== yarrow ==
// top_level
module top_level(f1,f2,p,in_1,in_2,out,clk,clk2);
input [7:0]in_1, in_2;
input clk;
input clk2;
input [15:0]p;   
input [15:0]f1,f2;  
output [15:0]out;
wire [15:0]a,b;
wire [15:0]r1,r2,r3,r4,r5;
convert inst_1(.float(a), .int8(in_1), .clk(clk));  
convert inst_2(.float(b), .int8(in_2), .clk(clk));
mult inst_3(.B(f1), .C(r1), .A(a), .clk(clk));   
mult inst_4(.B(f2), .C(r2), .A(b), .clk(clk));
main_adder inst_5 (.AA(r1), .BB(r2),.clk(clk), .R_add(r3)); 
mux inst_6(.in1(r4), .in2(p), .sel(clk2), .out(r5));  
main_adder inst_7 (.AA(r3), .BB(r5),.clk(clk), .R_add(r4));  
assign out=r4;
endmodule
make LEC_CHECK=0 ABC_AREA=1 CAP_MARGIN=40 CORE_MARGIN=2 CORE_UTILIZATION=72 CTS_CLUSTER_DIAMETER=86 CTS_CLUSTER_SIZE=14 PLACE_DENSITY_LB_ADDON=0.15 SETUP_SLACK_MARGIN=-0.22 SLEW_MARGIN=40 finish   # period 7.17 ns
run.sh (not shown) runs the stock make flow with config.mk's settings and CLKGATE_MAP_FILE=.
yarrow: it failed with a tool error in 5_1_grt, so there are no final results.
Here is what was changed in the inputs of delta compared with yarrow.
- SLEW_MARGIN: 40 -> 20
- CTS_CLUSTER_DIAMETER: 86 -> unset
- SETUP_SLACK_MARGIN: -0.22 -> unset
- CTS_CLUSTER_SIZE: 14 -> unset
- PLACE_DENSITY_LB_ADDON: 0.15 -> unset
- CORE_UTILIZATION: 72 -> 16
- CAP_MARGIN: 40 -> 20
- ABC_AREA: 1 -> unset
- the clock period (ns, I/O delays scaled along): 7.17 -> 13.3
==> results <==
Synthesized area went up by a few percent going from yarrow to delta.
Summary of delta over yarrow: x dimension of the die up about 110%; placeable core area now sits higher.
Chip area estimate from yosys synthesis grows by a few percent when moving from yarrow to delta.
delta completed every stage of the flow, and the final layout passed the timing, design-rule and antenna checks.
The synthesized cell count of delta is lower than that of yarrow.
The inputs of onyx differ from those of delta as listed below.
- PLACE_DENSITY newly set to 0.66
- CORE_UTILIZATION changed from 16 to 69
- the clock period (ns, I/O delays scaled along) changed from 13.3 to 10.3
### Flow results
delta finished end to end and its layout was clean on timing, DRC and antenna.
Status onyx: flow complete, layout not clean - negative setup slack
Looking at met3 wirelength from detailed routing, onyx sits above delta.
Number of well taps (higher): delta
The higher worst setup margin of delta and onyx is in delta.
Number of clock buffers inserted by TritonCTS of delta is on par with onyx.
Iteration tally of the first detailed-router pass was higher in the run labelled onyx.
Against delta, onyx comes in 2.5 points lower on relative area change from synthesis to final layout.
Compare delta and onyx | logic share of the area lower: delta
The following lists how fjord was set up differently from onyx:
- PLACE_DENSITY_LB_ADDON newly set to 0.17
- CTS_CLUSTER_DIAMETER newly set to 358
- PLACE_DENSITY removed (was 0.66)
- CORE_UTILIZATION changed from 69 to 59
- CTS_CLUSTER_SIZE newly set to 99
- the clock period (ns, I/O delays scaled along) changed from 10.3 to 13.5
Findings:
fjord finished end to end and its layout was clean on timing, DRC and antenna.
In fjord, area of the multi-input gates is lower than in onyx.
fjord ended with less final routed wirelength across all metal layers than onyx.
Density: fjord sparser than onyx
[fjord] clock skew fell 20 ps relative to onyx
Worst path required time sits higher in fjord than in onyx.
Starting density of the core, onyx and fjord, higher one = onyx.
Looking at global-route usage, fjord sits 8.3 points below onyx.
Lower number of nets in the layout among onyx and fjord: fjord
Final-layout setup total negative slack: fjord vs onyx up 28,350 ps

Starting RTL as in the previous note.
==> flow/config.mk <==
export PLATFORM = sky130hd
export DESIGN_NAME = top_level
export DESIGN_NICKNAME = top_level
export VERILOG_FILES = /design/flow/design.v
export SDC_FILE = /design/flow/constraint.sdc
export NUM_CORES = 4
export LEC_CHECK = 0
export ABC_AREA = 1
export CAP_MARGIN = 20
export CORE_MARGIN = 2
export CORE_UTILIZATION = 71
export CTS_CLUSTER_DIAMETER = 357
export CTS_CLUSTER_SIZE = 98
export PLACE_DENSITY = 0.42
export SETUP_SLACK_MARGIN = 4.35
export SLEW_MARGIN = 20
==> flow/constraint.sdc <==
create_clock -name core_clock -period 18.2 [get_ports {clk}]
set_input_delay 3.6400 -clock core_clock [delete_from_list [all_inputs] [get_ports {clk}]]
set_output_delay 3.6400 -clock core_clock [all_outputs]
set_load 0.01 [all_outputs]
The first run failed in global routing (5_1_grt) (GRT-0232).
==> next run, changes <==
CTS_CLUSTER_DIAMETER = default   (was 357)
CTS_CLUSTER_SIZE = default   (was 98)
SETUP_SLACK_MARGIN = default   (was 4.35)
The changed run ran to the end with no violations.
Die size is unchanged.
Synthesized cell count is unchanged.
Synthesized area does not change.
==> next run, changes <==
CORE_UTILIZATION = 72   (was 71)
PLACE_DENSITY = default   (was 0.42)
PLACE_DENSITY_LB_ADDON = 0.28   (was default)
clock period = 10.6 ns   (was 18.2 ns; I/O delays follow)
Now the flow ran to the end with violations: setup timing.
Clock-buffer cell count shrinks by 2.
Critical path depth is lower by 5.
Synthesized cell count is unchanged.
Non-clock buffer count is higher by 97.
Clock skew increases by 0.0044 ns.
Setup slack loses 2.8 ns.

The RTL this note starts from:
==> flow/design.v <==
module top_level(f1,f2,p,in_1,in_2,out,clk,clk2);
input [7:0]in_1, in_2;
input clk;
input clk2;
input [15:0]p;   
input [15:0]f1,f2;  
output [15:0]out;
wire [15:0]a,b;
wire [15:0]r1,r2,r3,r4,r5;
convert inst_1(.float(a), .int8(in_1), .clk(clk));  
convert inst_2(.float(b), .int8(in_2), .clk(clk));
mult inst_3(.B(f1), .C(r1), .A(a), .clk(clk));   
mult inst_4(.B(f2), .C(r2), .A(b), .clk(clk));
main_adder inst_5 (.AA(r1), .BB(r2),.clk(clk), .R_add(r3)); 
mux inst_6(.in1(r4), .in2(p), .sel(clk2), .out(r5));  
main_adder inst_7 (.AA(r3), .BB(r5),.clk(clk), .R_add(r4));  
assign out=r4;
endmodule
module convert( float, int8,clk);
input clk;
output [15:0] float;
input [7:0] int8;
reg [4:0] exp;
reg [9:0] mantissa;
integer i;
always @(negedge clk)
begin
if(int8 != 8'b0) 
begin
for(i = 0; i < 8; i = i + 1)
    if(int8[i]) 
      exp = i;
      if(exp < 10)
      mantissa = int8 << (10 - exp);
      else
      mantissa = int8;
      exp = exp + 15;
 end
else begin
 mantissa=0;
exp=0;
    end
end
assign float = {1'b0, exp, mantissa};
endmodule
module mult(B,C, A, clk);
input  [15:0]A;
input clk;
input [15:0]B;
output reg    [15:0]C;
wire          [5:0]e;   
wire           [21:0]m;  
wire            [10:0]A_m;     
wire            [10:0]B_m;     
reg           [4:0]C_e;  
wire            C_sign;  
reg           [9:0]C_m;  
assign C_sign=(A[15]^B[15]); 
assign e[5:0]=(A[14:10]+B[14:10]-4'b1111); 
assign A_m[10:0]={1'b1, A[9:0]};
assign B_m[10:0]={1'b1, B[9:0]};
assign m[21:0]=(A_m[10:0])*(B_m[10:0]);   
always@(posedge clk)
begin
if (A==0)   
  begin
  C<=16'b0;
  end
else begin
    if (m[21]==1'b1) 
    begin
    C_m=m[20:11];
    C_e=e[4:0]+m[21];
    C<={C_sign,C_e[4:0],C_m[9:0]};
    end 
    else begin
    C_m=m[19:10];
    C_e=e[4:0]+m[21];
    C<={C_sign,C_e[4:0],C_m[9:0]};
    end
end
end
endmodule
module main_adder (AA, BB,clk, R_add);
input [15:0] AA, BB; 
input clk;             
output  [15:0] R_add;                
wire [14:0]temp_Sum_M_C; 
wire [13:0]temp_Sub_M_C, temp_lza_count_reg;
wire [15:0]temp_L, temp_S;
compare_adder inst_1  (.C_L(temp_L), .C_S(temp_S), .A(AA), .B(BB),.clk(clk));  
shift_adder inst_2    ( temp_sign, temp_Sum_M_C, temp_Sub_M_C, temp_lza_count_reg, temp_L, temp_S,clk);
adder inst_3          (R_add, temp_L, temp_S, temp_sign, temp_Sum_M_C, temp_Sub_M_C, temp_lza_count_reg,clk );
endmodule
module compare_adder (C_L, C_S, A, B,clk);
input [15:0] A, B;
input clk;
output reg[15:0] C_L, C_S;
always@ (posedge clk)
if (A[14:0]>=B[14:0])
 begin
C_L<=A[15:0]; C_S<=B[15:0];
 end
 else begin
C_L<=B[15:0]; C_S<=A[15:0];
 end
endmodule
module shift_adder ( sign, Sum_M_C, Sub_M_C, lza_count_reg,L, S,clk);
input [15:0] L, S;  
input clk;             
output reg sign;                       
reg [13:0] M_C_L, M_C_S;        
reg [13:0]M_C_Lnew, M_C_Snew;   
output  reg[14:0] Sum_M_C;             
output  reg[13:0] Sub_M_C;            
reg [13:0] Sub_M_CS;                     
output reg [13:0] lza_count_reg;                
reg [4:0] count; 
always@ (*)
begin
M_C_L[13:0]={1'b1, L[9:0], 3'b000};                      
M_C_S[13:0]={1'b1, S[9:0], 3'b000};
sign=L[15];                                              
M_C_Snew[13:0]=M_C_S[13:0]>>(L[14:10]-S[14:10]);         
M_C_Lnew[13:0]=M_C_L[13:0];                              
Sum_M_C[14:0]=M_C_Lnew[13:0]+ M_C_Snew[13:0];            
Sub_M_C[13:0]=M_C_Lnew[13:0]- M_C_Snew[13:0];            
begin 
lza_count_reg=14;                                            
for( count=0; count<14; count=count+1 ) 
if( Sub_M_C[ count ] ) 
lza_count_reg=13-count; 
end 
end
endmodule
module adder(R_add, L, S, sign, Sum_M_C, Sub_M_C,lza_count_reg,clk );
input clk;
input [15:0] L, S;               
input sign;                       
input [14:0] Sum_M_C;             
input [13:0] Sub_M_C;            
reg [13:0] Sub_M_CS;                     
input [13:0] lza_count_reg;                
output reg [15:0] R_add;                
always @(posedge clk)
begin
if (L==0 &  S==0)
  begin
  R_add<=16'b0;
  end
  else begin
if (L[15]^S[15]==0)            
 begin
R_add[15]<=sign;                      
R_add[14:10]<=L[14:10]+Sum_M_C[14];   
 if (Sum_M_C[14]==1)
 begin
 R_add[9:0]<=Sum_M_C[13:4];
 end 
 else begin
 R_add[9:0]<=Sum_M_C[12:3];             
 end
 end 
 else begin                         
R_add[15]<=sign;
R_add[14:10]<=L[14:10]-lza_count_reg;
Sub_M_CS[13:0]=(Sub_M_C[13:0]<<lza_count_reg);
R_add[9:0]<=Sub_M_CS[12:3];          
end
end
end
endmodule
module mux(in1, in2, sel, out);  
input [15:0]in1,in2;
input sel;
output reg [15:0]out;
 always @ (*)  
 begin : MUX        
   if (sel == 1'b0) begin
      out = in1;
   end else begin
       out = in2 ;
   end
end
endmodule  
clock: 13.5 ns
lec_check: 0
abc_area: 1
cap_margin: 20
core_margin: 4
core_utilization: 47
cts_cluster_diameter: 312
cts_cluster_size: 99
place_density_lb_addon: 0.17
slew_margin: 10
tns_end_percent: 15
The starting point completed with no timing, DRC or antenna violations.
Then changed:
Settings changed: ABC_AREA 1 to not set, CORE_MARGIN 4 to 2, CORE_UTILIZATION 47 to 72, CTS_CLUSTER_DIAMETER 312 to not set, CTS_CLUSTER_SIZE 99 to not set, PLACE_DENSITY set to 0.66, PLACE_DENSITY_LB_ADDON 0.17 to not set, SLEW_MARGIN 10 to 20, TNS_END_PERCENT 15 to not set.
Clock period 13.5 ns to 10.2 ns, I/O delays scaled along.
Outcome: Now the flow stopped in 5_1_grt with ODB-0269. Synthesized cell count fell by roughly a tenth. Die area fell by a quarter to a third. Area after synthesis rose by a few percent.
Then changed:
Settings changed: CORE_UTILIZATION 72 to 24, PLACE_DENSITY 0.66 to not set.
Clock period 10.2 ns to 18.2 ns, I/O delays scaled along.
Outcome:
- The changed run completed with no timing, DRC or antenna violations
- synthesized area does not change
- synthesized cell count stays the same
- die size went up to 2.9 times its value
Then changed:
Settings changed: CELL_PAD_IN_SITES_DETAIL_PLACEMENT set to 2, CORE_UTILIZATION 24 to 40, MIN_ROUTING_LAYER set to met2, TNS_END_PERCENT set to 85.
Clock period 18.2 ns to 13.5 ns, I/O delays scaled along.
With this change the flow aborted during 5_1_grt.
Synthesized cell count stays the same.
Area after synthesis is unchanged.
Die area falls by 40%.
Then changed:
Settings changed: CELL_PAD_IN_SITES_DETAIL_PLACEMENT 2 to not set, MIN_ROUTING_LAYER met2 to not set, TNS_END_PERCENT 85 to not set.
What happened: With this change the flow finished with timing, DRC and antenna clean. Synthesized cell count is unchanged. Die area is unchanged. Synthesized area is unchanged.
Then changed:
Settings changed: ABC_AREA set to 1, CORE_ASPECT_RATIO set to 0.5, CORE_MARGIN 2 to 4, CORE_UTILIZATION 40 to 41, CTS_CLUSTER_DIAMETER set to 312, CTS_CLUSTER_SIZE set to 99, HOLD_SLACK_MARGIN set to 0.15, PLACE_DENSITY set to 0.73, SETUP_SLACK_MARGIN set to -0.14, SLEW_MARGIN 20 to 10, TNS_END_PERCENT set to 15.
The changed run went through all stages and came out clean.
Worst setup slack is better by 0.073 ns.
Global-route usage decreases by 3.1 points.
Worst hold slack gets worse by 0.048 ns.
Register-to-register slack improved by 0.07 ns.
Core utilization climbs by 1.2 points.
Wire length drops by about a fifth.
Sequential cell count is unchanged.
Non-clock buffer count falls by 31.

// top_level: RTL as listed in full above, without the edits since
clock: 20.0 ns
lec_check: 0
abc_area: 0
cap_margin: 20
core_aspect_ratio: 0.5
core_margin: 9
core_utilization: 66
cts_cluster_diameter: 96
cts_cluster_size: 22
max_routing_layer: met5
min_routing_layer: met1
place_density_lb_addon: 0.0
setup_slack_margin: -1.91
slew_margin: 20
Edit:
- ABC_AREA: 0 -> 1
- CORE_ASPECT_RATIO: 0.5 -> 0.88
- CORE_MARGIN: 9 -> 2
- CORE_UTILIZATION: 66 -> 72
- CTS_CLUSTER_SIZE: 22 -> 36
- PLACE_DENSITY: default -> 0.67
- PLACE_DENSITY_LB_ADDON: 0.0 -> default
- SETUP_SLACK_MARGIN: -1.91 -> default
- clock period: 20.0 -> 11.4 ns (I/O delays scaled with it)
The new run finished but fails on setup timing. Wire length rises by 30%. Sequential share of layout area rises by 0.19 points. Worst setup slack degrades by 3.2 ns. Clock-buffer cell count is unchanged.
Edit:
- ABC_AREA: 1 -> default
- CORE_ASPECT_RATIO: 0.88 -> default
- CTS_CLUSTER_DIAMETER: 96 -> default
- CTS_CLUSTER_SIZE: 36 -> default
- MAX_ROUTING_LAYER: met5 -> default
- MIN_ROUTING_LAYER: met1 -> default
- PLACE_DENSITY: 0.67 -> default
- SETUP_SLACK_MARGIN: default -> -0.2
- clock period: 11.4 -> 10.2 ns (I/O delays scaled with it)
Result: The changed run completed and failed the layout checks on setup timing. Cell count fell by a few percent. Synthesized area rose by a few percent. Flip-flop count stays the same. Wire length fell by a few percent. Hold slack improved by 0.081 ns.
Edit:
- ABC_AREA: default -> 1
- CTS_CLUSTER_DIAMETER: default -> 250
- CTS_CLUSTER_SIZE: default -> 31
- PLACE_DENSITY_LB_ADDON: default -> 0.16
- clock period: 10.2 -> 10.0 ns (I/O delays scaled with it)
Outcome:
- The new run completed and failed the layout checks on setup timing
- register-to-register slack got worse by 0.26 ns
- utilization is about the same
- flip-flop count does not change
- global-route usage increases by 6.0 points
- routed wire length increases by about a fifth
- worst setup slack got worse by 0.26 ns
- cell count increases by a little under a tenth
Edit:
- CTS_CLUSTER_DIAMETER: 250 -> 343
- CTS_CLUSTER_SIZE: 31 -> 96
- PLACE_DENSITY_LB_ADDON: 0.16 -> default
- SETUP_SLACK_MARGIN: -0.2 -> default
- TNS_END_PERCENT: default -> 5
- clock period: 10.0 -> 7.4 ns (I/O delays scaled with it)
Effect:
- The new run reached the layout checks and failed them: setup timing
- wire length rises by 6.5%
- cell area rises by about 2%
Edit:
- CORE_UTILIZATION: 72 -> 70
- CTS_CLUSTER_DIAMETER: 343 -> default
- CTS_CLUSTER_SIZE: 96 -> default
- TNS_END_PERCENT: 5 -> default
- clock period: 7.4 -> 18.2 ns (I/O delays scaled with it)
The new run passed the timing, design-rule and antenna checks; first-iteration DRC count came out lower by about 70%; wire length decreases by about 34%; synthesized cell count stays the same; flip-flop count stays the same; global-route usage decreases by 12 points; sequential share of layout area came out higher by 1.2 points; design area came out lower by about 9%; cell count fell by 5.8%.
